==> design/flow/run.sh <==
#!/bin/bash
# the make line also repeats each setting of config.mk as NAME=value (left out here)
make -C /OpenROAD-flow-scripts/flow DESIGN_CONFIG=/design/flow/config.mk WORK_HOME=/design/flow/orfs CLKGATE_MAP_FILE= finish
==> design/flow/config.mk <==
export PLATFORM = sky130hd
export DESIGN_NAME = mem_ram
export DESIGN_NICKNAME = mem_ram
export VERILOG_FILES = /design/flow/design.v
export SDC_FILE = /design/flow/constraint.sdc
export NUM_CORES = 4
export LEC_CHECK = 0
export CAP_MARGIN = 20
export CORE_MARGIN = 2
export CORE_UTILIZATION = 57
export CTS_CLUSTER_SIZE = 90
export SETUP_SLACK_MARGIN = 0.91
export SLEW_MARGIN = 20
export TNS_END_PERCENT = 5
==> design/flow/constraint.sdc <==
create_clock -name core_clock -period 5.35 [get_ports {clk}]
set_input_delay 1.0700 -clock core_clock [delete_from_list [all_inputs] [get_ports {clk}]]
set_output_delay 1.0700 -clock core_clock [all_outputs]
set_load 0.01 [all_outputs]
==> design/flow/design.v <==
module mult(input [3:0] a, input [3:0] b, output reg [8:0] c
    );
always@(*)
c= a*b;
endmodule
module ad(input [8:0] a1, input [8:0] b1, output reg [9:0] c1
    );
always@(*)
c1= a1+b1;
endmodule
module ad2(input [8:0] a2, input [9:0] b2, output reg [10:0] c2
    );
always@(*)
c2= a2+b2;
endmodule
module ad3(input [8:0] a3, input [10:0] b3, output reg [11:0] c3
    );
always@(*)
c3= a3+b3;
endmodule
`timescale 1ns / 1ps
module mem_ram (input clk, wren, 
                input [3:0] d11,input [3:0] d12,input [3:0] d13,input [3:0] d14,input [3:0] d15,input [3:0] d16,input [3:0] d17,input [3:0]d18,
					 input [3:0] d21,input [3:0] d22,input [3:0] d23,input [3:0] d24,input [3:0] d25,input [3:0] d26,input [3:0] d27,input [3:0]d28,
					 input [3:0] d31,input [3:0] d32,input [3:0] d33,input [3:0] d34,input [3:0] d35,input [3:0] d36,input [3:0] d37,input [3:0]d38,
					 input [3:0] d41,input [3:0] d42,input [3:0] d43,input [3:0] d44,input [3:0] d45,input [3:0] d46,input [3:0] d47,input [3:0]d48,
					 input [3:0] r1,input [3:0] r2,
					 input [3:0] r3,input [3:0] r4,
					 output [11:0] w_sum11,
					 output [11:0] w_sum12,
					 output [11:0] w_sum13,
					 output [11:0] w_sum14,
					 output [11:0] w_sum15,
					 output [11:0] w_sum16,
					 output [11:0] w_sum17,
					 output [11:0] w_sum18
					 );
  reg [31:0] mem [3:0];  
  wire [8:0] p11, p21,p31,p41;
  wire [8:0] p12, p22,p32,p42;
  wire [8:0] p13, p23,p33,p43;
  wire [8:0] p14, p24,p34,p44;
  wire [8:0] p15, p25,p35,p45;
  wire [8:0] p16, p26,p36,p46;
  wire [8:0] p17, p27,p37,p47;
  wire [8:0] p18, p28,p38,p48;
wire [9:0] s11,s12,s13,s14,s15,s16,s17,s18;
wire [10:0] s21,s22,s23,s24,s25,s26,s27,s28;
wire [11:0] s31,s32,s33,s34,s35,s36,s37,s38;
  always @(posedge clk) 
      begin
            if (wren) begin
                mem[0][31-:4]<=d11;
					 mem[0][27-:4] <=d12;
					 mem[0][23-:4]<=d13;
					 mem[0][19-:4]<=d14;
					 mem[0][15-:4]<=d15;
					 mem[0][11-:4]<=d16;
					 mem[0][7-:4]<=d17;
					 mem[0][3-:4]<=d18;
					 mem[1][31-:4]<=d21;
					 mem[1][27-:4] <=d22;
					 mem[1][23-:4]<=d23;
					 mem[1][19-:4]<=d24;
					 mem[1][15-:4]<=d25;
					 mem[1][11-:4]<=d26;
					 mem[1][7-:4]<=d27;
					 mem[1][3-:4]<=d28;
					 mem[2][31-:4]<=d31;
					 mem[2][27-:4] <=d32;
					 mem[2][23-:4]<=d33;
					 mem[2][19-:4]<=d34;
					 mem[2][15-:4]<=d35;
					 mem[2][11-:4]<=d36;
					 mem[2][7-:4]<=d37;
					 mem[2][3-:4]<=d38;
					 mem[3][31-:4]<=d41;
					 mem[3][27-:4] <=d42;
					 mem[3][23-:4]<=d43;
					 mem[3][19-:4]<=d44;
					 mem[3][15-:4]<=d45;
					 mem[3][11-:4]<=d46;
					 mem[3][7-:4]<=d47;
					 mem[3][3-:4]<=d48;
            end
		end		 
generate
   mult m11(.a(r1),
				.b(mem[0][31-:4]),
				.c(p11) 
				);
	mult m21(
	         .a(r2),
				.b(mem[1][31-:4]),
				.c(p21)
	         );		
   mult m31(
	         .a(r3),
				.b(mem[2][31-:4]),
				.c(p31)
	         );		
   mult m41(
	         .a(r4),
				.b(mem[3][31-:4]), 
				.c(p41)
	         );	
  ad add11 ( 
            .a1(p11),
				.b1(p21),
				.c1(s11)
           );  
  ad2 add21 (
            .b2(s11),
				.a2(p31),
				.c2(s21)
          );
  ad3 add31 (
             .b3(s21),
				 .a3(p41),
				 .c3(s31)
				 );
    mult m12(.a(r1),
				.b(mem[0][27-:4]),
				.c(p12)
				);
	mult m22(
	         .a(r2),
				.b(mem[1][27-:4]),
				.c(p22)
	         );		
   mult m32(
	         .a(r3),
				.b(mem[2][27-:4]),
				.c(p32)
	         );		
   mult m42(
	         .a(r4),
				.b(mem[3][27-:4]), 
				.c(p42)
	         );	
  ad add12 ( 
            .a1(p12),
				.b1(p22),
				.c1(s12)
           );  
  ad2 add22 (
            .b2(s12),
				.a2(p32),
				.c2(s22)
          );
  ad3 add32 (
             .b3(s22),
				 .a3(p42),
				 .c3(s32)
				 );
   mult m13(.a(r1),
				.b(mem[0][23-:4]),
				.c(p13)
				);
	mult m23(
	         .a(r2),
				.b(mem[1][23-:4]),
				.c(p23)
	         );		
   mult m33(
	         .a(r3),
				.b(mem[2][23-:4]),
				.c(p33)
	         );		
   mult m43(
	         .a(r4),
				.b(mem[3][23-:4]), 
				.c(p43)
	         );	
  ad add13 ( 
            .a1(p13),
				.b1(p23),
				.c1(s13)
           );  
  ad2 add23 (
            .b2(s13),
				.a2(p33),
				.c2(s23)
          );
  ad3 add33 (
             .b3(s23),
				 .a3(p43),
				 .c3(s33)
				 );
  mult m14(.a(r1),
				.b(mem[0][19-:4]),
				.c(p14)
				);
	mult m24(
	         .a(r2),
				.b(mem[1][19-:4]),
				.c(p24)
	         );		
   mult m34(
	         .a(r3),
				.b(mem[2][19-:4]),
				.c(p34)
	         );		
   mult m44(
	         .a(r4),
				.b(mem[3][19-:4]), 
				.c(p44)
	         );	
  ad add14 ( 
            .a1(p14),
				.b1(p24),
				.c1(s14)
           );  
  ad2 add24 (
            .b2(s14),
				.a2(p34),
				.c2(s24)
          );
  ad3 add34 (
             .b3(s24),
				 .a3(p44),
				 .c3(s34)
				 );
  mult m15(.a(r1),
				.b(mem[0][15-:4]),
				.c(p15)
				);
	mult m25(
	         .a(r2),
				.b(mem[1][15-:4]),
				.c(p25)
	         );		
   mult m35(
	         .a(r3),
				.b(mem[2][15-:4]),
				.c(p35)
	         );		
   mult m45(
	         .a(r4),
				.b(mem[3][15-:4]), 
				.c(p45)
	         );	
  ad add15 ( 
            .a1(p15),
				.b1(p25),
				.c1(s15)
           );  
  ad2 add25 (
            .b2(s15),
				.a2(p35),
				.c2(s25)
          );
  ad3 add35 (
             .b3(s25),
				 .a3(p45),
				 .c3(s35)
				 );
   mult m16(.a(r1),
				.b(mem[0][11-:4]),
				.c(p16)
				);
	mult m26(
	         .a(r2),
				.b(mem[1][11-:4]),
				.c(p26)
	         );		
   mult m36(
	         .a(r3),
				.b(mem[2][11-:4]),
				.c(p36)
	         );		
   mult m46(
	         .a(r4),
				.b(mem[3][11-:4]), 
				.c(p46)
	         );	
  ad add16 ( 
            .a1(p16),
				.b1(p26),
				.c1(s16)
           );  
  ad2 add26 (
            .b2(s16),
				.a2(p36),
				.c2(s26)
          );
  ad3 add36 (
             .b3(s26),
				 .a3(p46),
				 .c3(s36)
				 );
   mult m17(.a(r1),
				.b(mem[0][7-:4]),
				.c(p17)
				);
	mult m27(
	         .a(r2),
				.b(mem[1][7-:4]),
				.c(p27)
	         );		
   mult m37(
	         .a(r3),
				.b(mem[2][7-:4]),
				.c(p37)
	         );		
   mult m47(
	         .a(r4),
				.b(mem[3][7-:4]), 
				.c(p47)
	         );	
  ad add17 ( 
            .a1(p17),
				.b1(p27),
				.c1(s17)
           );  
  ad2 add27 (
            .b2(s17),
				.a2(p37),
				.c2(s27)
          );
  ad3 add37 (
             .b3(s27),
				 .a3(p47),
				 .c3(s37)
				 );
  mult m18(.a(r1),
				.b(mem[0][3-:4]),
				.c(p18)
				);
	mult m28(
	         .a(r2),
				.b(mem[1][3-:4]),
				.c(p28)
	         );		
   mult m38(
	         .a(r3),
				.b(mem[2][3-:4]),
				.c(p38)
	         );		
   mult m48(
	         .a(r4),
				.b(mem[3][3-:4]), 
				.c(p48)
	         );	
  ad add18 ( 
            .a1(p18),
				.b1(p28),
				.c1(s18)
           );  
  ad2 add28 (
            .b2(s18),
				.a2(p38),
				.c2(s28)
          );
  ad3 add38 (
             .b3(s28),
				 .a3(p48),
				 .c3(s38)
				 );
assign w_sum11 =s31;
assign w_sum12 =s32;
assign w_sum13 =s33;
assign w_sum14 =s34;
assign w_sum15 =s35;
assign w_sum16 =s36;
assign w_sum17 =s37;
assign w_sum18 =s38;
endgenerate
endmodule
==> results.txt, run 1 <==
Numbers from the implementation run.

The flow ran to the end, but the layout failed its checks. The layout checks failed on negative setup slack. Per the detail_route report, the via count comes to 16,200. For this run, the post-layout net count is 3,457.

Per the synthesis report, the adder-cell share of the synthesized area is 0.517. In the final report, the number of pins over their slew limit comes to 0.

The final period utilization is 1.29. The slew at the pin closest to its max-slew limit is 1020 ps. In this run, CTS created clock tree buffers numbering 17. The post-synthesis compound-gate area fraction is 0.0384.

Counting stages on the worst path, the most repeated cell is sky130_fd_sc_hd__fa_1. According to the floorplan report, the die height is 200 um. The area fraction in and, or, nand and nor cells is 0.143. Across the run, the number of max-cap violations was 0. The share of synthesized area in the top cell type comes to 0.352. Warnings raised by the tools during the run amount to 31. Per STA, the worst path is made up of buf_8, buf_12, buf_4, and2_1, fa_1, inv_1, fa_1, inv_2, fa_1, fa_2, fa_1, inv_1, fa_1, inv_2, ha_4, a211o_1, a21oi_2, a21oi_2, o21a_1, buf_2.

The buffer-and-inverter tally for the worst setup path is 8. For reference, the clock transition at the flip-flops on the worst setup and hold paths is 60 ps. At the worst endpoint, the arrival time is 5850 ps. The chip width is 200 um. The worst setup path is captured at a primary output. Once iteration 0 of detailed routing completed, the report listed 718 DRC markers.

The core outline area is 37,700 um2. The number of instances in the synthesized netlist is 2,174. Per the STA report, the cell with the highest stage delay on the worst path is sky130_fd_sc_hd__fa_2. The final timing report gives a worst setup slack of -1570 ps. Along the worst hold path, the cell count comes to 1. The report shows a maximum critical-path fanout of 6. The peak per-stage delay on the critical path is 590 ps. The share of the core area taken by cells at floorplan is 0.580. The number of antenna violations at the first check in global routing is 0.

The floorplan report gives the top-level pin count as 242. The family with the most delay on the worst path is adder cells. Once detailed placement completed, the half-perimeter wirelength came to 41,900 um.

Total global-route track usage over all layers is 0.317. The post-synthesis register bit count is 128. In this run the layout overhead on the synthesized area is reported as 29.8%. The mean area per synthesized cell is 10.0 um2. The post-synthesis cell count from yosys is 2,174. Per the hold report, the tightest min-delay path originates at d12[2].

The type of the worst setup path is in -> out. In this run the remaining antenna-violating nets after routing total 0. The class of the tightest hold or removal check is in -> reg. The routed wire length is 58,700 um. After synthesis the cells add up to 21,800 um2. The required time at the endpoint of the critical path is 4280 ps. According to the report, the first pass of detailed routing completed in 5 iterations.

The routed design shows a via density per instance of 5.12. For this run, asynchronously set or reset flops after synthesis account for 0. The hold path endpoint is mem[0][26]$_DFFE_PP_.

The chip area in the Yosys report is 21,800 um2. The multiplexer share of the synthesized area is 0.00275.

STA classifies the critical path startpoint as an input pin. For this sky-water flow run, the detailed-routed wirelength per cell is reported as 18.5 um. The total clock sinks is 128. Per Yosys stat, the portion of area used by sequential elements is 0.176.

Of all cell types, the one taking the most synthesized area is sky130_fd_sc_hd__fa_1. Yosys mapped a number of flops with a built-in enable equal to 128. Per the timing report, the achievable frequency comes out to 0.145 GHz. The global-route wire length before repair is 93,500 um. Setup repair after global routing could not meet its margin everywhere. The total die area is 39,900 um2. The count of port buffers added during placement is 233. The depth of the CTS H-tree is 4. The placer's final routability congestion estimate is 0.867. The hold violation count in the final report is 0. The main logic family after synthesis is adder cells. The via count of the first global-routing pass came to 17,900.

For this run, the number of Yosys warnings is 7. TritonRoute reported its final design rule violation total as 0.

Sorting the synthesized cells by how often they occur yields 575 x sky130_fd_sc_hd__inv_1, 384 x sky130_fd_sc_hd__fa_1, 348 x sky130_fd_sc_hd__and2_1, 288 x sky130_fd_sc_hd__ha_1, 183 x sky130_fd_sc_hd__nand2_1. Of the total synthesized cell area, the portion taken by XOR and XNOR cells is 0.0136.

The capturing instance or port of the critical path is w_sum18[10]. Summed over all layers, the global routing overflow is 0. Counting I/O delays and the setup requirement, the final critical path takes 6920 ps.

The critical path crosses 20 cells after its start point. The final report gives the core utilization as 0.753. After floorplanning, the core was divided into 71 placement rows. Looking at the clock tree report, the root buffer type is sky130_fd_sc_hd__clkbuf_16.

The final tally of setup violations is 72. Per the CTS log, the buffer count on the longest clock path is 2. The CTS tree is built. Sorting the synthesis cell report by count puts at the top sky130_fd_sc_hd__inv_1. The pin count of the biggest net entering global routing is 100. The primary flip-flop cell chosen by synthesis mapping is sky130_fd_sc_hd__edfxtp_1. The synthesis report lists the most area-consuming cells as sky130_fd_sc_hd__fa_1 35%, sky130_fd_sc_hd__edfxtp_1 18%, sky130_fd_sc_hd__ha_1 16%. The most critical setup path has its startpoint at r2[3].

In the Yosys stats the netlist draws on 41 distinct library cells. The max-slew check reports its worst relative slack as 0.319.
==> routing by layer <==
metal | track usage | vias up | wire, um
met5 | 0 | - | 0
met4 | 0.110 | 0 | 2080
met3 | 0.0625 | 118 | 3780
met2 | 0.540 | 474 | 28800
met1 | 0.406 | 8119 | 24000
li1 | - | 7475 | -
==> area by class of cell <==
cell class                 instances  area [um2]
sequential                       128        3840
clock inverter                    10        71.3
fill                            2745        9310
inverter                         575        2160
antenna                            2        5.00
tap                              511         639
timing repair buffer             495        4780
clock buffer                      21         440
multi-input combinational       1422       16400
==> per-stage QoR <==
step | setup TNS [ps] | std cells | setup slack [ps] | instance area, um2 | hold slack (ps)
after CTS | -87770 | 3159 | -1580 | 28300 | 1130
final | -86370 | 3164 | -1570 | 28400 | 1160
after global placement | -141410 | 3082 | -2240 | 26600 | 1620
after floorplan | -54940 | 2181 | -1060 | 22100 | 1170
after global routing | -96260 | 3162 | -1690 | 28400 | 1140
after detailed placement | -145170 | 3082 | -2310 | 26600 | 1630
==> what timing repair did <==
action	CTS	global route
hold buffers	0	0
pin swaps	110	45
resized	490	67
buffers inserted	27	3
setup endpoints to repair	85	80
gates cloned	19	0
==> inputs of run 2 (changes only) <==
CORE_UTILIZATION = 72   (was 57)
CTS_CLUSTER_SIZE = 36   (was 90)
PLACE_DENSITY_LB_ADDON = 0.25   (was default)
SETUP_SLACK_MARGIN = default   (was 0.91)
SLEW_MARGIN = 30   (was 20)
TNS_END_PERCENT = default   (was 5)
clock period = 7.69 ns   (was 5.35 ns; I/O delays follow)
==> run 2 against run 1 <==
Net effect: the run now fails in global routing (5_1_grt); area after synthesis is the same; synthesized cell count unchanged; die size decreased by 20%.
==> results.txt, run 2 <==
Implementation results.

The flow did not finish. The stage where the flow stopped is global routing (5_1_grt). The tool reported: "[ERROR GRT-0232] Routing congestion too high. Check the congestion heatmap in the GUI". The synthesis report names the predominant flop master as sky130_fd_sc_hd__edfxtp_1. The post-synthesis register bit count came to 128 (unchanged). The share of the synthesized netlist area taken by xor and xnor gates is 0.0136 (unchanged). The multiplexer share of the synthesized area was 0.00275 (unchanged). The fraction of the yosys area taken by sequential cells is 0.176 (unchanged). For reference, the top logic cell family by area is adder cells. The post-placement cell count is 2,899 (-5.9%). The area fraction in and, or, nand and nor cells is 0.143 (unchanged). The core outline area is 29,800 um2 (-21%).

The post-cts hold-fix buffer tally is 0 (unchanged). The chip width is 178 um (-11%). The cell sitting at the root of the clock tree is a sky130_fd_sc_hd__clkbuf_16. The post-detailed-placement half-perimeter wirelength is 43,100 um (+3.0%).

The synthesized area is 21,800 um2 (unchanged). The area fraction of the dominant cell type after synthesis came to 0.352 (unchanged). Per the GRT congestion report, total overflow comes to 1,179. The yosys synthesis warning count is 7 (unchanged). The post-synthesis cell count from yosys is 2,174 (unchanged). The count of library flops with an enable pin is 128 (unchanged). The post-synthesis compound-gate area fraction is 0.0384 (unchanged).

The total die area is 31,800 um2 (-20%). Yosys attributes the largest share of cell area to sky130_fd_sc_hd__fa_1 35%, sky130_fd_sc_hd__edfxtp_1 18%, sky130_fd_sc_hd__ha_1 16%. By count the netlist is led by 575 x sky130_fd_sc_hd__inv_1, 384 x sky130_fd_sc_hd__fa_1, 348 x sky130_fd_sc_hd__and2_1, 288 x sky130_fd_sc_hd__ha_1, 183 x sky130_fd_sc_hd__nand2_1. The depth of the CTS H-tree came to 4 (unchanged).

The I/O pin count is 242 (unchanged). The placer's final routability congestion estimate came to 0.896 (+3.3%). The distinct cell type count after synthesis is 41 (unchanged). The cell type that accounts for the most area after synthesis is sky130_fd_sc_hd__fa_1. The total clock sinks is 128 (unchanged). The mean area per synthesized cell was 10.0 um2 (unchanged). The die height is 178 um (-11%). The most frequent cell after synthesis is sky130_fd_sc_hd__inv_1.

The synthesized-area fraction occupied by adder cells was 0.517 (unchanged). The count of port buffers added during placement is 233 (unchanged). The deepest clock path buffer count is 2 (unchanged). The number of instances in the synthesized netlist is 2,174 (unchanged). The standard-cell row count is 63 (-11%). Summed over all routing layers, the global router reports a total usage of 0.943. The initial standard-cell utilization of the core was 0.733 (+0.153).

The chip area in the Yosys report is 21,800 um2 (unchanged). The share of flip-flops with an asynchronous set or reset after synthesis was 0 (unchanged). The CTS buffer count is 17 (unchanged).
[run 2: what timing repair did]
action	CTS
setup buffers	55
setup endpoints to repair	64
gates cloned	24
pin swaps	186
resized	533
[run 2: layer usage]
metal,global-route usage,GRT overflow
met3,0.815,32
met5,0.545,0
met4,1.05,320
met2,1.11,796
met1,0.867,31
[run 2: stage by stage]
| stage | instance area, um2 | setup WS [ps] | hold slack [ps] | TNS [ps] |
|---|---|---|---|---|
| floorplan | 21900 | 141 | 1640 | 0 |
| global placement | 25800 | -860 | 2090 | -42170 |
| detailed placement | 25800 | -1050 | 2100 | -50810 |
| CTS | 28300 | -186 | 1620 | -2380 |
==> inputs of run 3 (changes only) <==
ABC_AREA = 1   (was default)
CORE_ASPECT_RATIO = 1.55   (was default)
CORE_UTILIZATION = 69   (was 72)
CTS_CLUSTER_DIAMETER = 400   (was default)
CTS_CLUSTER_SIZE = 100   (was 36)
PLACE_DENSITY = 0.35   (was default)
PLACE_DENSITY_LB_ADDON = default   (was 0.25)
SLEW_MARGIN = 20   (was 30)
TNS_END_PERCENT = 5   (was default)
clock period = 5.39 ns   (was 7.69 ns; I/O delays follow)
==> run 3 against run 2 <==
Net effect: the layout now fails its checks (negative setup slack); synthesized cell count increased by 23%; area after synthesis increased by 3.5%; die size increased by 7.9%.
==> results.txt, run 3 <==
Numbers from the implementation run.

The post-placement cell count is 3,511 (+21%). The post-synthesis register bit count came to 128 (unchanged). The final timing report counts setup violations totalling 73. The capturing instance or port of the critical path is w_sum16[9].

The main logic family after synthesis is adder cells. The number of non-filler instances in the completed layout is 3,637. Entering global routing, the biggest net connects 67 pins. The first global-routing pass estimated 123,000 um of wire. The synthesis stats list as the most numerous cell sky130_fd_sc_hd__inv_1. The global-route track usage on met3 is 0.197.

Across every metal layer, demand over resource in global routing totals 0.489. The number of instances in the synthesized netlist is 2,668 (+23%). The multiplexer share of the synthesized area is 0 (-0.00275). The die height was 229 um (+29%). The share of flip-flops with an asynchronous set or reset after synthesis came to 0 (unchanged).

The final max-slew violation count is 0. The largest total area in the synthesized netlist belongs to sky130_fd_sc_hd__fa_1.

The worst setup path is captured at a primary output. Per the post-CTS timing run, clock transition at the registers of the reported paths is 90 ps.

The fraction of the yosys area taken by sequential cells is 0.170 (-0.00591). Derived from the worst setup path, the maximum achievable clock frequency is 0.133 GHz. The type of the worst setup path is in -> out. TritonCTS built the clock tree.

The worst-case headroom to the max-slew limit is 0.297. The main area contributors are sky130_fd_sc_hd__fa_1 34%, sky130_fd_sc_hd__edfxtp_1 17%, sky130_fd_sc_hd__inv_1 16%. Grouping stages by cell kind, the critical path spends the most delay in adder cells. The critical path goes through buf_12, buf_12, buf_4, nand2_1, fa_1, fa_1, inv_1, fa_1, fa_1, fa_1, inv_1, fa_1, inv_1, ha_4, nand2_1, nor2_1, nand2_1, nand3_1, nand2_1, buf_2. In this run the number of cells on the critical path is 20.

The core outline area is 32,300 um2 (+8.5%). The kind of start point of the critical path is an input pin. The report lists the violated layout checks as negative setup slack. The primary flip-flop cell chosen by synthesis mapping is sky130_fd_sc_hd__edfxtp_1. The synthesized area was 22,600 um2 (+3.5%).

The post-detailed-route DRC marker count is 0. The yosys synthesis warning count is 7 (unchanged). The initial standard-cell utilization of the core is 0.700 (-0.0337).

The detailed-route vias per instance is 6.21. Setup repair after global routing could not meet its margin everywhere. The total tool warning count is 32.

The overall overflow remaining after global route is 0. Hold is met by 1140 ps. The I/O pin count is 242 (unchanged). The chip width was 149 um (-16%). The most crowded layer after global routing is met2.

The final net count is 4,010. The critical-path cell with the highest stage delay is sky130_fd_sc_hd__fa_1. The critical hold path startpoint is d21[0]. Nets still carrying antenna violations after routing amount to 0. The pin closest to its max-slew limit shows a slew of 1050 ps.

Per the run report, area growth between synthesis and finish was 32.5%. The routed wire length per instance is 26.5 um. The cell occurring most often along the worst timing path is sky130_fd_sc_hd__fa_1.

The deepest clock path buffer count is 2 (unchanged). The CTS buffer count is 17 (unchanged).

The utilization after layout is 0.927. The placer's final routability congestion estimate is 0.898 (+0.17%). The post-synthesis compound-gate area fraction is 0.00592 (-0.0325). The violation count after the first detailed-route iteration is 3,177. The number of antenna violations at the first check in global routing is 11.

For this block, the routed nets add up to 96,500 um of wire. Note that the worst hold path type here is in -> reg. The highest net fanout along the worst path is 7.

Per the final timing report, the hold violations number 0. The post-detailed-placement half-perimeter wirelength is 46,200 um (+7.1%). The count of library flops with an enable pin is 128 (unchanged).

The share of the synthesized netlist area taken by xor and xnor gates came to 0.00930 (-0.00433). The distinct cell type count after synthesis is 22 (-46%). The via count of the first global-routing pass is 23,300.

The mean area per synthesized cell was 8.47 um2 (-16%). The signal arrival time at the worst endpoint is 6460 ps. met2 track demand over resource after global routing is 0.765. The final critical-path setup slack is -2140 ps. The tool flagged a number of max-cap violations equal to 0. The standard-cell row count is 82 (+30%). The root buffer cell chosen for the clock tree is sky130_fd_sc_hd__clkbuf_16. The synthesized-area fraction occupied by adder cells is 0.499 (-0.0174).

The pre-CTS worst setup slack is -2200 ps (-1150 ps). The chip area in the Yosys report is 22,600 um2 (+3.5%). The flow ran to the end, but the layout failed its checks. The final route contains 22,600 vias. The buffer-and-inverter tally for the worst setup path is 7. The total die area is 34,300 um2 (+7.9%). Dividing the final minimum period by the clock period gives 1.40. The startpoint of the most critical setup path is r4[2]. In the global route stage, met1 resource usage came out at 0.493.

The required time at the endpoint of the critical path is 4310 ps. The endpoint of the worst hold path is reported as mem[1][28]$_DFFE_PP_. The area fraction of the dominant cell type after synthesis was 0.340 (-0.0118). The count of port buffers added during placement is 233 (unchanged).

The minimum period implied by the final worst setup slack is 7530 ps. The peak per-stage delay on the critical path is 730 ps. The area fraction in and, or, nand and nor cells is 0.139 (-0.00335). Before antenna repair, the detailed router went through 23 iterations. The post-synthesis cell count from yosys is 2,668 (+23%).

The worst hold path cell count is 1. The total clock sinks was 128 (unchanged). By count the netlist is led by 980 x sky130_fd_sc_hd__inv_1, 700 x sky130_fd_sc_hd__nand2_1, 384 x sky130_fd_sc_hd__fa_1, 288 x sky130_fd_sc_hd__ha_1, 128 x sky130_fd_sc_hd__edfxtp_1. The depth of the CTS H-tree came to 4 (unchanged).
[run 3: routing by layer]
| metal | part of all wire | up-vias |
|---|---|---|
| met3 | 0.17 | 1244 |
| met4 | 0.14 | 10 |
| met1 | 0.27 | 10300 |
| li1 | - | 8561 |
| met5 | 0.0017 | - |
| met2 | 0.43 | 2484 |
[run 3: what timing repair did]
item | in CTS | in global routing
hold endpoints to repair | 0 | 0
pin swaps | 136 | 118
hold buffers | 0 | 0
setup buffers | 41 | 18
gates cloned | 21 | 2
gates resized | 535 | 150
setup endpoints to repair | 80 | 78
[run 3: through the flow]
stage               area [um2]  setup TNS (ps)
finish                   30000          -93420
CTS                      29300          -74100
global route             29900          -98820
detailed placement       27400         -138040
global placement         27400         -130200
floorplan                22900          -43610
[run 3: layout make-up]
type / count / area [um2]
Clock buffer: 19 / 433
Antenna cell: 12 / 30.0
Multi-Input combinational cell: 1511 / 15900
Tap cell: 420 / 526
Inverter: 980 / 3680
Fill cell: 1142 / 2360
Clock inverter: 13 / 118
Sequential cell: 128 / 3840
Timing Repair Buffer: 554 / 5450
==> inputs of run 4 (changes only) <==
ABC_AREA = default   (was 1)
CAP_MARGIN = 25   (was 20)
CORE_ASPECT_RATIO = default   (was 1.55)
CORE_UTILIZATION = 35   (was 69)
CTS_CLUSTER_DIAMETER = 355   (was 400)
CTS_CLUSTER_SIZE = 22   (was 100)
GPL_ROUTABILITY_DRIVEN = 0   (was default)
GPL_TIMING_DRIVEN = 0   (was default)
MAX_ROUTING_LAYER = met5   (was default)
PLACE_DENSITY = default   (was 0.35)
PLACE_DENSITY_LB_ADDON = 0.06   (was default)
SETUP_SLACK_MARGIN = -0.51   (was default)
TNS_END_PERCENT = 35   (was 5)
clock period = 13.0 ns   (was 5.39 ns; I/O delays follow)
==> run 4 against run 3 <==
Net effect: the run now finishes clean; critical path depth is 2 lower; non-clock buffer count is 255 lower; worst hold slack better by 1400 ps; die size is 88% higher; sequential share of layout area is 1.9 points higher; setup slack better by 3400 ps; final area is 13% lower; largest cell class unchanged.
==> results.txt, run 4 <==
Numbers from the implementation run.

The main logic family after synthesis is adder cells. The tally of nets with antenna violations remaining after routing is 0 (unchanged). The total die area is 64,400 um2 (+88%).

The post-synthesis cell count from yosys was 2,174 (-19%).

The most common cell in the synthesized netlist is sky130_fd_sc_hd__inv_1. The minimum period implied by the final worst setup slack is 11,750 ps. The highest net fanout along the worst path is 10 (+3). The routed wire length came to 64,800 um (-33%). The via count of the first global-routing pass is 16,400 (-29%). The pin count of the biggest net entering global routing is 69 (+3.0%). The path length in cells of the critical path is 18 (-10%).

The CTS buffer count came to 17 (unchanged). The number of iterations in the first detailed-routing pass came to 5 (-78%). The depth of the CTS H-tree is 4 (unchanged).

The peak per-stage delay on the critical path is 870 ps (+140 ps). The violation count after the first detailed-route iteration is 859 (-73%). The share of flip-flops with an asynchronous set or reset after synthesis is 0 (unchanged). The tree is rooted in a sky130_fd_sc_hd__clkbuf_16. The final tally of setup violations is 0 (-100%).

The share of the synthesized netlist area taken by xor and xnor gates came to 0.0136 (+0.00433). The final critical-path setup slack was 1250 ps (+3390 ps). By count the netlist is led by 575 x sky130_fd_sc_hd__inv_1, 384 x sky130_fd_sc_hd__fa_1, 348 x sky130_fd_sc_hd__and2_1, 288 x sky130_fd_sc_hd__ha_1, 183 x sky130_fd_sc_hd__nand2_1. The worst hold path terminates at mem[3][21]$_DFFE_PP_. The via total after detailed routing was 15,100 (-33%).

The primary flip-flop cell chosen by synthesis mapping is sky130_fd_sc_hd__edfxtp_1. Setup repair after global routing left no endpoint under its margin. The cell sequence reported for the critical path is clkdlybuf4s50_1, clkbuf_1, nand2_1, fa_1, fa_1, fa_1, inv_1, fa_1, fa_1, inv_1, fa_1, inv_1, ha_1, a21oi_1, o211ai_1, and2_1, nor2_1, clkdlybuf4s50_1. The total clock sinks was 128 (unchanged).

The distinct cell type count after synthesis is 41 (+86%). The global-route wire length before repair is 98,300 um (-20%).

The total tool warning count is 26 (-19%). Sorting the Yosys area breakdown by cell type puts at the top sky130_fd_sc_hd__fa_1. The final max-slew violation count is 0 (unchanged).

The worst setup path is launched from an input pin.

The I/O pin count is 242 (unchanged). For this design, the slowest cell found on the critical path is sky130_fd_sc_hd__clkbuf_1. The number of max-cap violations is 0 (unchanged). The synthesized area came to 21,800 um2 (-3.4%).

The multiplexer share of the synthesized area is 0.00275 (+0.00275). The worst-case headroom to the max-slew limit came to 0.264 (-0.0334). For reference, the critical path is launched at r4[1].

Relative to the synthesized area, the layout overhead comes to 19.1%. The required time at the endpoint of the critical path was 10,400 ps (+6090 ps). The post-detailed-route DRC marker count is 0 (unchanged). The core outline area is 61,700 um2 (+91%). The initial standard-cell utilization of the core came to 0.354 (-0.345).

The final net count came to 3,261 (-19%). The critical hold path startpoint is wren.

The final period utilization is 0.904 (-0.494). The post-cts hold-fix buffer tally is 0 (unchanged). The flow ran to the end and the layout has no timing, DRC or antenna violations.

The type of the worst setup path is in -> out. The area fraction in and, or, nand and nor cells is 0.143 (+0.00335). The global-route total usage across every layer is 0.213 (-0.277). The class of the tightest hold or removal check is in -> reg. The total negative slack for setup checks came to 0 ps (+93,420 ps). The standard-cell row count is 91 (+11%).

The deepest clock path buffer count is 2 (unchanged). The routed wire length per instance is 19.7 um (-26%). The die height is 254 um (+11%). The number of antenna violations at the first check in global routing is 3 (-8). The signal arrival time at the worst endpoint was 9150 ps (+2690 ps).

The cell resize tally after clock tree synthesis came to 0 (-100%). The cell occurring most often along the worst timing path is sky130_fd_sc_hd__fa_1. The post-detailed-placement half-perimeter wirelength is 52,200 um (+13%). The chip area in the Yosys report is 21,800 um2 (-3.4%). OpenSTA lists the critical path endpoint as w_sum16[8]. The worst hold path cell count is 1 (unchanged). The count of library flops with an enable pin is 128 (unchanged). The area of placed instances is 25,400 um2 (-7.3%). The yosys synthesis warning count was 7 (unchanged). The pre-CTS worst setup slack came to 1280 ps (+3470 ps). The count of port buffers added during placement was 233 (unchanged). The clock transition at the register clock pins on the worst setup and hold paths after CTS came to 80 ps (about the same). By area the synthesized netlist is led by sky130_fd_sc_hd__fa_1 35%, sky130_fd_sc_hd__edfxtp_1 18%, sky130_fd_sc_hd__ha_1 16%. The CTS tree is built. The slew at the pin closest to its max-slew limit is 1100 ps (+50.2 ps). The synthesized-area fraction occupied by adder cells is 0.517 (+0.0174). The worst setup path is captured at a primary output.

The chip width is 254 um (+70%). The post-route cell area is 26,000 um2 (-13%). The fraction of the yosys area taken by sequential cells is 0.176 (+0.00591). The post-CTS setup repair buffer count is 0 (-100%). The buffer-and-inverter tally for the worst setup path is 6 (-1).

The mean area per synthesized cell is 10.0 um2 (+19%). The overall overflow remaining after global route is 0 (unchanged). The number of instances in the synthesized netlist was 2,174 (-19%). The detailed-route vias per instance is 4.58 (-26%). In this build the clock could be raised as far as 0.0851 GHz.

The hold violation count in the final report came to 0 (unchanged). The post-synthesis register bit count came to 128 (unchanged). The post-synthesis compound-gate area fraction is 0.0384 (+0.0325). The area fraction of the dominant cell type after synthesis is 0.352 (+0.0118).

Among cell families on the critical path, the largest total delay comes from adder cells.
run 4: layout make-up:
class	count	area, um2
inverters	575	2160
diodes	2	5.00
flip-flops and latches	128	3840
well taps	837	1050
multi-input cells	1422	15600
repair buffers	243	2480
plain buffers	56	248
clock buffers	18	429
clock inverters	14	181
fillers	6208	35700
run 4: through the flow:
stage / hold WS (ps) / std cells / util
detailed placement: 3080 / 3261 / 0.412
global route: 2560 / 3293 / 0.422
floorplan: 2700 / 2181 / -
CTS: 2520 / 3293 / 0.422
global placement: 3160 / 3251 / 0.409
finish: 2550 / 3295 / 0.422
run 4: metal layers:
layer | GRT usage | up-vias | wire length (um)
met3 | 0.0350 | 61 | 3430
met1 | 0.291 | 7597 | 29300
met2 | 0.346 | 361 | 30700
li1 | - | 7074 | -
met5 | 0 | - | 23
met4 | 0.0612 | 4 | 1410
==> inputs of run 5 (changes only) <==
CAP_MARGIN = 20   (was 25)
CORE_UTILIZATION = 54   (was 35)
CTS_CLUSTER_DIAMETER = default   (was 355)
CTS_CLUSTER_SIZE = default   (was 22)
GPL_ROUTABILITY_DRIVEN = default   (was 0)
GPL_TIMING_DRIVEN = default   (was 0)
TNS_END_PERCENT = 55   (was 35)
clock period = 6.54 ns   (was 13.0 ns; I/O delays follow)
==> run 5 against run 4 <==
Net effect: now fails the layout checks on negative setup slack; via count rose by 7.7%; core utilization up 31 points; critical path depth unchanged; non-clock buffer count rose by 197.
==> results.txt, run 5 <==
Numbers from the implementation run.

The run finished, with violations left. The layout checks failed on negative setup slack. The buffer-and-inverter tally for the worst setup path is 6 (unchanged). The hold violation count in the final report was 0 (unchanged). The routed wire length was 61,400 um (-5.3%). The routed metal-1 wire length was 25,300 um (-14%). The report lists the cells along the critical path as buf_12, buf_12, buf_6, and2_4, fa_1, fa_1, fa_1, fa_2, fa_1, inv_1, fa_1, inv_2, ha_4, a211o_1, a21oi_2, a21oi_2, o21a_1, buf_2. The I/O pin count is 242 (unchanged). The highest net fanout along the worst path is 5 (-5).

The routed wire length on met2 is 29,100 um (-5.2%). In the synthesized netlist the dominant register cell turns out to be sky130_fd_sc_hd__edfxtp_1. According to the timing report, the critical path is captured at w_sum12[10]. The endpoint class of the critical path is a primary output. The number of iterations in the first detailed-routing pass is 5 (unchanged). The count of library flops with an enable pin came to 128 (unchanged). The post-synthesis compound-gate area fraction was 0.0384 (unchanged).

Setup repair after global routing could not meet its margin everywhere. The path length in cells of the critical path was 18 (unchanged). The final period utilization is 1.12 (+0.213). The post-detailed-placement half-perimeter wirelength is 41,400 um (-21%).

The post-synthesis cell count from yosys is 2,174 (unchanged). The total tool warning count was 29 (+12%). The yosys synthesis warning count is 7 (unchanged). The via count of the first global-routing pass is 17,600 (+7.3%). The area fraction in and, or, nand and nor cells was 0.143 (unchanged).

The chip area in the Yosys report is 21,800 um2 (unchanged). The root buffer selected by CTS is sky130_fd_sc_hd__clkbuf_16. The peak per-stage delay on the critical path was 550 ps (-320 ps).

The synthesized design spends more area on one cell type than any other, namely sky130_fd_sc_hd__fa_1. The number of instances in the synthesized netlist is 2,174 (unchanged). The chip width is 205 um (-19%). The timing report shows the most common cell along the critical path to be sky130_fd_sc_hd__fa_1. The worst-case headroom to the max-slew limit is 0.431 (+0.167).

The die height is 205 um (-19%). The violation count after the first detailed-route iteration is 928 (+8.0%). The minimum period implied by the final worst setup slack is 7310 ps. The total die area is 42,100 um2 (-35%). The critical-path cell with the highest stage delay is sky130_fd_sc_hd__fa_1. The post-detailed-route DRC marker count was 0 (unchanged).

The synthesized-area fraction occupied by adder cells came to 0.517 (unchanged). The signal arrival time at the worst endpoint is 6000 ps (-3150 ps). The CTS tree is built. The CTS buffer count is 17 (unchanged).

The post-cts hold-fix buffer tally is 0 (unchanged). The total met3 wirelength after detailed routing is 4570 um (+33%).

The global-route total usage across every layer is 0.312 (+0.0991). The share of the synthesized netlist area taken by xor and xnor gates was 0.0136 (unchanged). The count of port buffers added during placement is 233 (unchanged). The startpoint of the most critical setup path is r2[1].

The number of max-cap violations is 0 (unchanged). The total negative slack for setup checks was -32,970 ps (-32,970 ps). The post-synthesis register bit count is 128 (unchanged). The class of the tightest hold or removal check is in -> reg. The slew at the pin closest to its max-slew limit is 854 ps (-251 ps).

The synthesized area is 21,800 um2 (unchanged). The critical hold path startpoint is d43[0]. The synthesis-to-layout area growth is 34.1%.

The hold path endpoint is mem[3][20]$_DFFE_PP_. The final net count came to 3,458 (+6.0%). The pin count of the biggest net entering global routing is 86 (+25%). The worst hold path cell count is 1 (unchanged). The multiplexer share of the synthesized area is 0.00275 (unchanged). The kind of start point of the critical path is an input pin. The core outline area is 39,800 um2 (-35%). The fraction of the yosys area taken by sequential cells is 0.176 (unchanged). The type of the worst setup path is in -> out. The number of antenna violations at the first check in global routing is 2 (-1). The mean area per synthesized cell is 10.0 um2 (unchanged). The final tally of setup violations is 67 (+67).

By instance count, the leading cell after synthesis is sky130_fd_sc_hd__inv_1. The area fraction of the dominant cell type after synthesis is 0.352 (unchanged). The congestion estimate from routability-driven global placement came to 0.851.

The deepest clock path buffer count was 2 (unchanged). The required time at the endpoint of the critical path was 5230 ps (-5170 ps). The multi-input gate area in the final layout is 17,000 um2 (+8.8%). The final-layout fill cell count was 2,893 (-53%).

The main area contributors are sky130_fd_sc_hd__fa_1 35%, sky130_fd_sc_hd__edfxtp_1 18%, sky130_fd_sc_hd__ha_1 16%. The final max-slew violation count was 0 (unchanged).

The highest clock rate this design can be run at is 0.137 GHz. The initial standard-cell utilization of the core was 0.549 (+0.195). The family with the most delay on the worst path is adder cells. The via total after detailed routing is 16,300 (+7.7%). The total clock sinks came to 128 (unchanged). The share of flip-flops with an asynchronous set or reset after synthesis is 0 (unchanged).

The routed wire length per instance is 19.3 um (-1.8%). The tally of nets with antenna violations remaining after routing is 0 (unchanged). The combined flip-flop and latch cell area came to 3840 um2 (unchanged). The detailed-route vias per instance is 5.12 (+12%). The uppermost metal layer occupied by signal nets is met5.

The distinct cell type count after synthesis is 41 (unchanged). By area, the combinational part of the netlist is dominated by adder cells. The standard-cell row count is 73 (-20%). The global-route wire length before repair came to 95,900 um (-2.4%).

Counting instances in the post-synthesis netlist gives the leading cell types as 575 x sky130_fd_sc_hd__inv_1, 384 x sky130_fd_sc_hd__fa_1, 348 x sky130_fd_sc_hd__and2_1, 288 x sky130_fd_sc_hd__ha_1, 183 x sky130_fd_sc_hd__nand2_1. The clock transition at the register clock pins on the worst setup and hold paths after CTS is 70 ps (about the same). The final critical-path setup slack is -766 ps (-2020 ps). The utilization after layout is 0.735 (+0.314). The post-route worst hold slack is 1370 ps (-1190 ps).

The overall overflow remaining after global route is 0 (unchanged). The depth of the CTS H-tree is 4 (unchanged).
-- run 5: layer usage --
metal | GRT usage | vias up
li1 | - | 7456
met1 | 0.412 | 8166
met2 | 0.494 | 527
met3 | 0.0682 | 113
met4 | 0.140 | 2
met5 | 0 | -
-- run 5: layout make-up --
type,instances,area share
Clock inverter,15,0.00543
Sequential cell,128,0.131
Tap cell,525,0.0224
Timing Repair Buffer,496,0.172
Multi-Input combinational cell,1422,0.581
Clock buffer,17,0.0145
Antenna cell,1,0.0000854
Inverter,575,0.0737
-- run 5: timing repair --
| item | CTS | global route |
|---|---|---|
| buffers inserted | 58 | 56 |
| cloned | 25 | 4 |
| endpoints found under the setup margin | 66 | 55 |
| resized | 556 | 170 |
| pin swaps | 142 | 130 |
-- run 5: per-stage QoR --
stage                     setup WS (ps)  instance area (um2)  std cells
after floorplan                    -521                21900       2181
after global placement            -1540                26200       3066
after detailed placement          -1650                26200       3066
after CTS                          -789                28700       3153
after global routing               -841                29300       3179
final                              -766                29300       3179
==> inputs of run 6 (changes only) <==
CAP_MARGIN = 15   (was 20)
CORE_UTILIZATION = 70   (was 54)
CTS_CLUSTER_DIAMETER = 38   (was default)
CTS_CLUSTER_SIZE = 34   (was default)
HOLD_SLACK_MARGIN = -0.1   (was default)
MAX_ROUTING_LAYER = default   (was met5)
PLACE_DENSITY_LB_ADDON = default   (was 0.06)
SETUP_SLACK_MARGIN = 1.67   (was -0.51)
TNS_END_PERCENT = default   (was 55)
clock period = 7.12 ns   (was 6.54 ns; I/O delays follow)
==> run 6 against run 5 <==
Net effect: the flow now stops in global routing (5_1_grt); area after synthesis did not move; synthesized cell count did not move; die size fell by 22%.
==> results.txt, run 6 <==
Implementation results.

The chip area in the Yosys report was 21,800 um2 (unchanged). The chip width is 181 um (-12%). The mean area per synthesized cell is 10.0 um2 (unchanged). The main logic family after synthesis is adder cells. The synthesized-area fraction occupied by adder cells is 0.517 (unchanged). The initial standard-cell utilization of the core is 0.712 (+0.164).

The area fraction of the dominant cell type after synthesis is 0.352 (unchanged). The placer's final routability congestion estimate is 0.875 (+2.8%). The number of instances in the synthesized netlist was 2,174 (unchanged).

The root buffer selected by CTS is sky130_fd_sc_hd__clkbuf_16. The post-synthesis compound-gate area fraction is 0.0384 (unchanged). The share of flip-flops with an asynchronous set or reset after synthesis is 0 (unchanged). Summed over all instances, the cell type with the most area after synthesis is sky130_fd_sc_hd__fa_1. The core outline area came to 30,700 um2 (-23%). The area fraction in and, or, nand and nor cells was 0.143 (unchanged). The post-detailed-placement half-perimeter wirelength is 43,700 um (+5.7%). The standard-cell row count was 64 (-12%). The post-cts hold-fix buffer tally was 0 (unchanged). The pre-CTS worst setup slack is -1330 ps (+317 ps).

The yosys synthesis warning count is 7 (unchanged). The count of port buffers added during placement came to 233 (unchanged). The depth of the CTS H-tree is 4 (unchanged).

The main area contributors are sky130_fd_sc_hd__fa_1 35%, sky130_fd_sc_hd__edfxtp_1 18%, sky130_fd_sc_hd__ha_1 16%. The most frequent cell after synthesis is sky130_fd_sc_hd__inv_1. The count of library flops with an enable pin is 128 (unchanged). The total die area is 32,600 um2 (-22%). The I/O pin count came to 242 (unchanged).

The CTS buffer count is 17 (unchanged). The deepest clock path buffer count is 2 (unchanged). Sorting the synthesized cells by how often they occur yields 575 x sky130_fd_sc_hd__inv_1, 384 x sky130_fd_sc_hd__fa_1, 348 x sky130_fd_sc_hd__and2_1, 288 x sky130_fd_sc_hd__ha_1, 183 x sky130_fd_sc_hd__nand2_1.

The post-synthesis register bit count is 128 (unchanged). The synthesized area was 21,800 um2 (unchanged). The share of the synthesized netlist area taken by xor and xnor gates is 0.0136 (unchanged). The total clock sinks is 128 (unchanged). The post-placement cell count is 2,927 (-4.5%). The stage where the flow stopped is global routing (5_1_grt). The multiplexer share of the synthesized area came to 0.00275 (unchanged). The distinct cell type count after synthesis is 41 (unchanged). The die height is 181 um (-12%). The run stopped with a tool error.

The post-synthesis cell count from yosys is 2,174 (unchanged). The tool reported: "[ERROR DPL-0038] Utilization greater than 100%, impossible to legalize". The fraction of the yosys area taken by sequential cells is 0.176 (unchanged).

The primary flip-flop cell chosen by synthesis mapping is sky130_fd_sc_hd__edfxtp_1.
## run 6: timing repair
action	CTS
gates resized	739
gates cloned	25
setup buffers	52
endpoints found under the setup margin	80
pin swaps	267
hold endpoints to repair	0
## run 6: metrics by stage
step	hold slack, ps	area (um2)	setup TNS, ps
after detailed placement	1950	26900	-70080
after floorplan	1520	22900	-0.920
after global placement	1940	26900	-62390
after CTS	1470	29700	-16850
==> inputs of run 7 (changes only) <==
ABC_AREA = 1   (was default)
CAP_MARGIN = 20   (was 15)
CELL_PAD_IN_SITES_GLOBAL_PLACEMENT = 3   (was default)
CORE_ASPECT_RATIO = 0.5   (was default)
CORE_MARGIN = 7   (was 2)
CORE_UTILIZATION = 40   (was 70)
CTS_CLUSTER_DIAMETER = 288   (was 38)
CTS_CLUSTER_SIZE = 98   (was 34)
HOLD_SLACK_MARGIN = 0.3   (was -0.1)
PLACE_DENSITY_LB_ADDON = 0.07   (was default)
SETUP_SLACK_MARGIN = default   (was 1.67)
SLEW_MARGIN = 40   (was 20)
TNS_END_PERCENT = 5   (was default)
clock period = 10.0 ns   (was 7.12 ns; I/O delays follow)
==> run 7 against run 6 <==
Net effect: the run now finishes clean; die size grew 95%; synthesized cell count grew 23%; area after synthesis grew 3.5%.
==> results.txt, run 7 <==
Numbers from the implementation run.

The run finished with no timing, DRC or antenna violations. Overall routing resource usage recorded by global route was 0.186. The capturing instance or port of the critical path is w_sum18[10]. The worst-case max-slew headroom was logged as 0.444. The cell resize tally after clock tree synthesis is 0 (-100%). The post-route worst hold slack is 2080 ps. For met1 alone, demand over resource in global routing was 0.252. The critical hold path startpoint is d32[1]. The post-CTS setup repair buffer count was 0 (-100%). The filler cells instantiated in the layout total 5,644. The cell occurring most often along the worst timing path is sky130_fd_sc_hd__fa_1. The total antenna diodes in the routed design is 0. The first global-routing pass estimated 93,200 um of wire. The pre-CTS worst setup slack is 632 ps (+1960 ps). The buffer-and-inverter tally for the worst setup path is 5. The worst hold path cell count is 1. The CTS buffer count came to 17 (unchanged). The share of the synthesized netlist area taken by xor and xnor gates was 0.00930 (-0.00433). The synthesized area is 22,600 um2 (+3.5%). The most crowded layer after global routing is met2. For reference, the most critical setup path is categorized as in -> out. The post-synthesis compound-gate area fraction came to 0.00592 (-0.0325).

Max fanout on the critical path was recorded as 23. The final tally of setup violations is 0. The pin closest to its max-slew limit shows a slew of 834 ps. The chip area in the Yosys report is 22,600 um2 (+3.5%). The final period utilization is 0.929.

For met3 alone, demand over resource in global routing was 0.0312. The via count of the first global-routing pass came to 17,400. The startpoint of the most critical setup path is r4[0]. After the last flow step, the layout net total stands at 3,716. The initial standard-cell utilization of the core is 0.406 (-0.307). The report counts max-capacitance violations totalling 0. The path length in cells of the critical path is 17. TritonCTS built the clock tree. The multiplexer share of the synthesized area came to 0 (-0.00275). The core outline area is 55,700 um2 (+82%). The overall overflow remaining after global route is 0. The I/O pin count is 242 (unchanged). The most frequent cell after synthesis is sky130_fd_sc_hd__inv_1.

The required time at the endpoint of the critical path is 8000 ps. The pin count of the biggest net entering global routing is 72. In the post-synthesis netlist, the biggest area contributors are sky130_fd_sc_hd__fa_1 34%, sky130_fd_sc_hd__edfxtp_1 17%, sky130_fd_sc_hd__inv_1 16%.

The cell taking the most area after synthesis is sky130_fd_sc_hd__fa_1. The yosys synthesis warning count is 7 (unchanged). The chip width is 350 um (+94%). The placer's final routability congestion estimate is 0.823 (-5.9%). The endpoint class of the critical path is a primary output. The total tool warning count is 26. The area fraction in and, or, nand and nor cells is 0.139 (-0.00335). In this build the clock could be raised as far as 0.108 GHz.

Hold analysis lists the worst path endpoint as mem[2][25]$_DFFE_PP_. Sorting the synthesized cells by how often they occur yields 980 x sky130_fd_sc_hd__inv_1, 700 x sky130_fd_sc_hd__nand2_1, 384 x sky130_fd_sc_hd__fa_1, 288 x sky130_fd_sc_hd__ha_1, 128 x sky130_fd_sc_hd__edfxtp_1. The post-synthesis register bit count was 128 (unchanged). The area fraction of the dominant cell type after synthesis was 0.340 (-0.0118). The slowest stage of the critical path is the sky130_fd_sc_hd__buf_2 cell.

The violation tally recorded at the end of detailed-routing iteration 0 is 579. The post-detailed-placement half-perimeter wirelength is 45,800 um (+4.8%). Setup repair after global routing left no endpoint under its margin. The die height is 182 um (+0.79%). The final max-slew violation count is 0. Among the non-sequential cells, adder cells take the most area. The number of iterations in the first detailed-routing pass is 4. STA classifies the critical path startpoint as an input pin.

Counting I/O delays and the setup requirement, the final critical path takes 9290 ps. The via total after detailed routing is 15,700. The depth of the CTS H-tree is 4 (unchanged).

The share of flip-flops with an asynchronous set or reset after synthesis is 0 (unchanged). For the worst setup path, the data arrival time is 7290 ps.

The distinct cell type count after synthesis was 22 (-46%). The post-cts hold-fix buffer tally is 0 (unchanged). The routed wire length per instance is 15.3 um. The count of library flops with an enable pin is 128 (unchanged). The peak per-stage delay on the critical path is 630 ps. The family with the most delay on the worst path is adder cells.

In this run the clock root is driven by a sky130_fd_sc_hd__clkbuf_16. The post-detailed-route DRC marker count is 0. The met2 global-route usage is 0.326.

Leaving out buffers and inverters, the combinational logic in the layout accounts for 14,800 um2. The mean area per synthesized cell is 8.47 um2 (-16%).

The report lists the cells along the critical path as buf_2, nand2_1, fa_1, fa_1, fa_1, inv_1, fa_1, inv_1, fa_1, fa_1, inv_1, ha_1, nand2_1, nand2_1, nand3b_4, a21oi_1, clkdlybuf4s50_1. The synthesized-area fraction occupied by adder cells is 0.499 (-0.0174). For reference, the final report shows the hold violation count at 0. The primary flip-flop cell chosen by synthesis mapping is sky130_fd_sc_hd__edfxtp_1. The clock transition at the register clock pins on the worst setup and hold paths after CTS is 70 ps. The total clock sinks was 128 (unchanged). The standard-cell row count is 61 (-4.7%). The final layout reports a setup TNS of 0 ps. The tally of nets with antenna violations remaining after routing is 0. The count of port buffers added during placement is 233 (unchanged). The routed design shows a via density per instance of 4.27.

The class of the tightest hold or removal check is in -> reg. The final critical-path setup slack is 711 ps.

The total die area came to 63,800 um2 (+95%). The deepest clock path buffer count came to 2 (unchanged). The number of instances in the synthesized netlist is 2,668 (+23%). From synthesis to final layout, the design area changed by 16.9%. The fraction of the yosys area taken by sequential cells came to 0.170 (-0.00591). Per the layout area report, the register area comes to 3840 um2.

The post-synthesis cell count from yosys is 2,668 (+23%). The number of antenna violations at the first check in global routing is 0. Wires add up to 56,200 um.
==> run 7: area by class of cell <==
| class | count | area share |
|---|---|---|
| Multi-Input combinational cell | 1511 | 0.560 |
| Inverter | 980 | 0.139 |
| Tap cell | 756 | 0.0358 |
| Timing Repair Buffer | 260 | 0.0970 |
| Clock inverter | 15 | 0.00606 |
| Clock buffer | 17 | 0.0161 |
| Sequential cell | 128 | 0.145 |
==> run 7: metal layers <==
metal | share of wire | up-vias
met2 | 0.49 | 132
met1 | 0.48 | 7579
met5 | 0 | -
li1 | - | 7934
met3 | 0.026 | 13
met4 | 0.0039 | 0
==> run 7: stage by stage <==
stage                      util  std cells  instance area (um2)
after floorplan               -       2675                22600
after global placement    0.464       3635                25800
after detailed placement  0.464       3635                25800
after CTS                 0.474       3667                26400
after global routing      0.474       3667                26400
final                     0.474       3667                26400
==> inputs of run 8 (changes only) <==
ABC_AREA = default   (was 1)
CAP_MARGIN = 40   (was 20)
CELL_PAD_IN_SITES_GLOBAL_PLACEMENT = default   (was 3)
CORE_ASPECT_RATIO = default   (was 0.5)
CORE_MARGIN = 2   (was 7)
CORE_UTILIZATION = 66   (was 40)
CTS_CLUSTER_DIAMETER = default   (was 288)
CTS_CLUSTER_SIZE = default   (was 98)
HOLD_SLACK_MARGIN = default   (was 0.3)
PLACE_DENSITY_LB_ADDON = default   (was 0.07)
SLEW_MARGIN = 20   (was 40)
TNS_END_PERCENT = default   (was 5)
clock period = 6.79 ns   (was 10.0 ns; I/O delays follow)
==> run 8 against run 7 <==
Net effect: non-clock buffer count increased by 248; via count increased by 21%; first-iteration DRC count increased to 3.0 times the previous value; global-route usage increased by 23 points; the layout now fails its checks (negative setup slack); sequential cell count unchanged.
==> results.txt, run 8 <==
Numbers from the implementation run.

The count of library flops with an enable pin came to 128 (unchanged). Hold analysis lists the worst path endpoint as mem[3][24]$_DFFE_PP_. The flow ran to the end, but the layout failed its checks.

By area the synthesized netlist is led by sky130_fd_sc_hd__fa_1 35%, sky130_fd_sc_hd__edfxtp_1 18%, sky130_fd_sc_hd__ha_1 16%. The total clock sinks is 128 (unchanged). The tally of nets with antenna violations remaining after routing is 0 (unchanged). The global-route total usage across every layer is 0.419 (+0.233). The I/O pin count is 242 (unchanged).

The post-detailed-route DRC marker count is 0 (unchanged).

The number of iterations in the first detailed-routing pass is 8 (+4). The total tool warning count was 31 (+19%).

The area fraction in and, or, nand and nor cells is 0.143 (+0.00335). The reasons given for failing layout checks are negative setup slack. The synthesis-to-layout area growth is 37.1%. The report lists the cells along the critical path as buf_12, buf_16, and2_1, fa_1, fa_1, fa_1, fa_2, fa_1, inv_1, fa_1, inv_2, ha_4, buf_6, a21oi_4, o21ai_2, xor2_1, buf_2. The global-route track usage on met3 was 0.124 (+0.0931). The cell that appears most often on the critical path is sky130_fd_sc_hd__fa_1.

The multiplexer share of the synthesized area is 0.00275 (+0.00275). The synthesized design spends more area on one cell type than any other, namely sky130_fd_sc_hd__fa_1. The post-route worst hold slack is 1390 ps (-681 ps). The placer's final routability congestion estimate is 0.872 (+5.9%). The met2 global-route usage is 0.701 (+0.375). The yosys synthesis warning count came to 7 (unchanged). The slew at the pin closest to its max-slew limit is 762 ps (-71.9 ps). The post-synthesis compound-gate area fraction was 0.0384 (+0.0325). The depth of the CTS H-tree is 4 (unchanged). The buffer-and-inverter tally for the worst setup path came to 6 (+1). The number of non-filler instances in the completed layout is 3,115 (-15%). The distinct cell type count after synthesis was 41 (+86%). The fraction of the yosys area taken by sequential cells is 0.176 (+0.00591). The total die area came to 34,600 um2 (-46%). The post-synthesis cell count from yosys came to 2,174 (-19%). Clock tree synthesis selected as its root buffer the cell sky130_fd_sc_hd__clkbuf_16.

The core outline area was 32,500 um2 (-42%). The post-detailed-placement half-perimeter wirelength is 41,000 um (-10%). By startpoint and endpoint, the worst setup path is classified as in -> out. The die height is 186 um (+2.1%).

The peak per-stage delay on the critical path was 780 ps (+150 ps). Per the GRT log, the top usage layer is met2. The post-placement cell count is 2,965 (-18%). The chip area in the Yosys report came to 21,800 um2 (-3.4%).

Setup repair after global routing could not meet its margin everywhere. The pin count of the biggest net entering global routing came to 70 (-2.8%). By count the netlist is led by 575 x sky130_fd_sc_hd__inv_1, 384 x sky130_fd_sc_hd__fa_1, 348 x sky130_fd_sc_hd__and2_1, 288 x sky130_fd_sc_hd__ha_1, 183 x sky130_fd_sc_hd__nand2_1. Sorting the synthesis cell report by count puts at the top sky130_fd_sc_hd__inv_1. The synthesized area was 21,800 um2 (-3.4%).

The violation count after the first detailed-route iteration is 1,750 (+200%). The mean area per synthesized cell is 10.0 um2 (+19%). The detailed-route vias per instance came to 6.08 (+42%).

The worst-case headroom to the max-slew limit is 0.492 (+0.0479). The routed wire length was 80,100 um (+42%). The share of flip-flops with an asynchronous set or reset after synthesis is 0 (unchanged). The overall overflow remaining after global route was 0 (unchanged). The chip width is 186 um (-47%).

The share of the synthesized netlist area taken by xor and xnor gates is 0.0136 (+0.00433). The global-route wire length before repair is 105,000 um (+13%). The post-synthesis register bit count is 128 (unchanged). The main logic family after synthesis is adder cells. The clock transition at the register clock pins on the worst setup and hold paths after CTS is 70 ps (about the same). The number of instances in the synthesized netlist is 2,174 (-19%). The final critical-path setup slack was -1100 ps (-1810 ps). The hold violation count in the final report was 0 (unchanged). The area of placed instances is 26,500 um2 (+2.5%). The worst hold path cell count is 1 (unchanged). On the critical path the largest part of the delay comes from adder cells.

The count of port buffers added during placement is 233 (unchanged). The area fraction of the dominant cell type after synthesis came to 0.352 (+0.0118). The via total after detailed routing is 18,900 (+21%). Subtracting the final worst setup slack from the clock period gives 7890 ps. The achievable clock frequency is 0.127 GHz.

The final max-slew violation count is 0 (unchanged). The critical hold path startpoint is wren. The post-route cell area came to 29,900 um2 (+13%).

The met1 track demand over resource is 0.453 (+0.201). The final tally of setup violations came to 63 (+63). TritonCTS built the clock tree.

The startpoint of the most critical setup path is r2[3]. The number of antenna violations at the first check in global routing is 11 (+11). The path length in cells of the critical path is 17 (unchanged). The signal arrival time at the worst endpoint is 6540 ps (-750 ps). Per the STA report, the cell with the highest stage delay on the worst path is sky130_fd_sc_hd__fa_1. The kind of start point of the critical path is an input pin. The final net count is 3,470 (-6.6%).

Post-synth the commonest register cell is sky130_fd_sc_hd__edfxtp_1. The deepest clock path buffer count came to 2 (unchanged). The most critical min-delay path falls under in -> reg. The utilization after layout was 0.920 (+0.446). STA classifies the critical path endpoint as a primary output. The synthesized-area fraction occupied by adder cells came to 0.517 (+0.0174). The number of max-cap violations is 0 (unchanged). The highest net fanout along the worst path came to 7 (-70%).

The via count of the first global-routing pass came to 20,000 (+15%). The initial standard-cell utilization of the core is 0.672 (+0.266). The final period utilization is 1.16 (+0.234). The capturing instance or port of the critical path is w_sum17[7].

The routed wire length per instance is 25.7 um (+68%). The required time at the endpoint of the critical path is 5430 ps (-2570 ps). The standard-cell row count is 66 (+8.2%).

The post-cts hold-fix buffer tally came to 0 (unchanged). The CTS buffer count is 17 (unchanged).
## run 8: cell type report
cell class	count	area, um2
Timing Repair Buffer	508	5400
Clock inverter	13	115
Sequential cell	128	3840
Antenna cell	9	22.5
Inverter	575	2160
Multi-Input combinational cell	1422	17400
Tap cell	442	553
Clock buffer	18	429
Fill cell	1194	2590
## run 8: layer usage
layer | part of all wire | wire [um]
met5 | 0.00015 | 12
met3 | 0.13 | 10800
met4 | 0.10 | 8100
met2 | 0.47 | 37600
met1 | 0.29 | 23600
## run 8: through the flow
stage               worst slack, ps  TNS (ps)
CTS                            -634    -24580
finish                        -1100    -35320
global route                  -1130    -40080
floorplan                      -199     -2270
global placement              -1330    -73110
detailed placement            -1390    -77750
## run 8: repair_timing
action,4_1_cts,5_1_grt
pin swaps,242,216
cloned,28,0
resized,604,202
setup endpoints to repair,72,70
buffers inserted,55,35
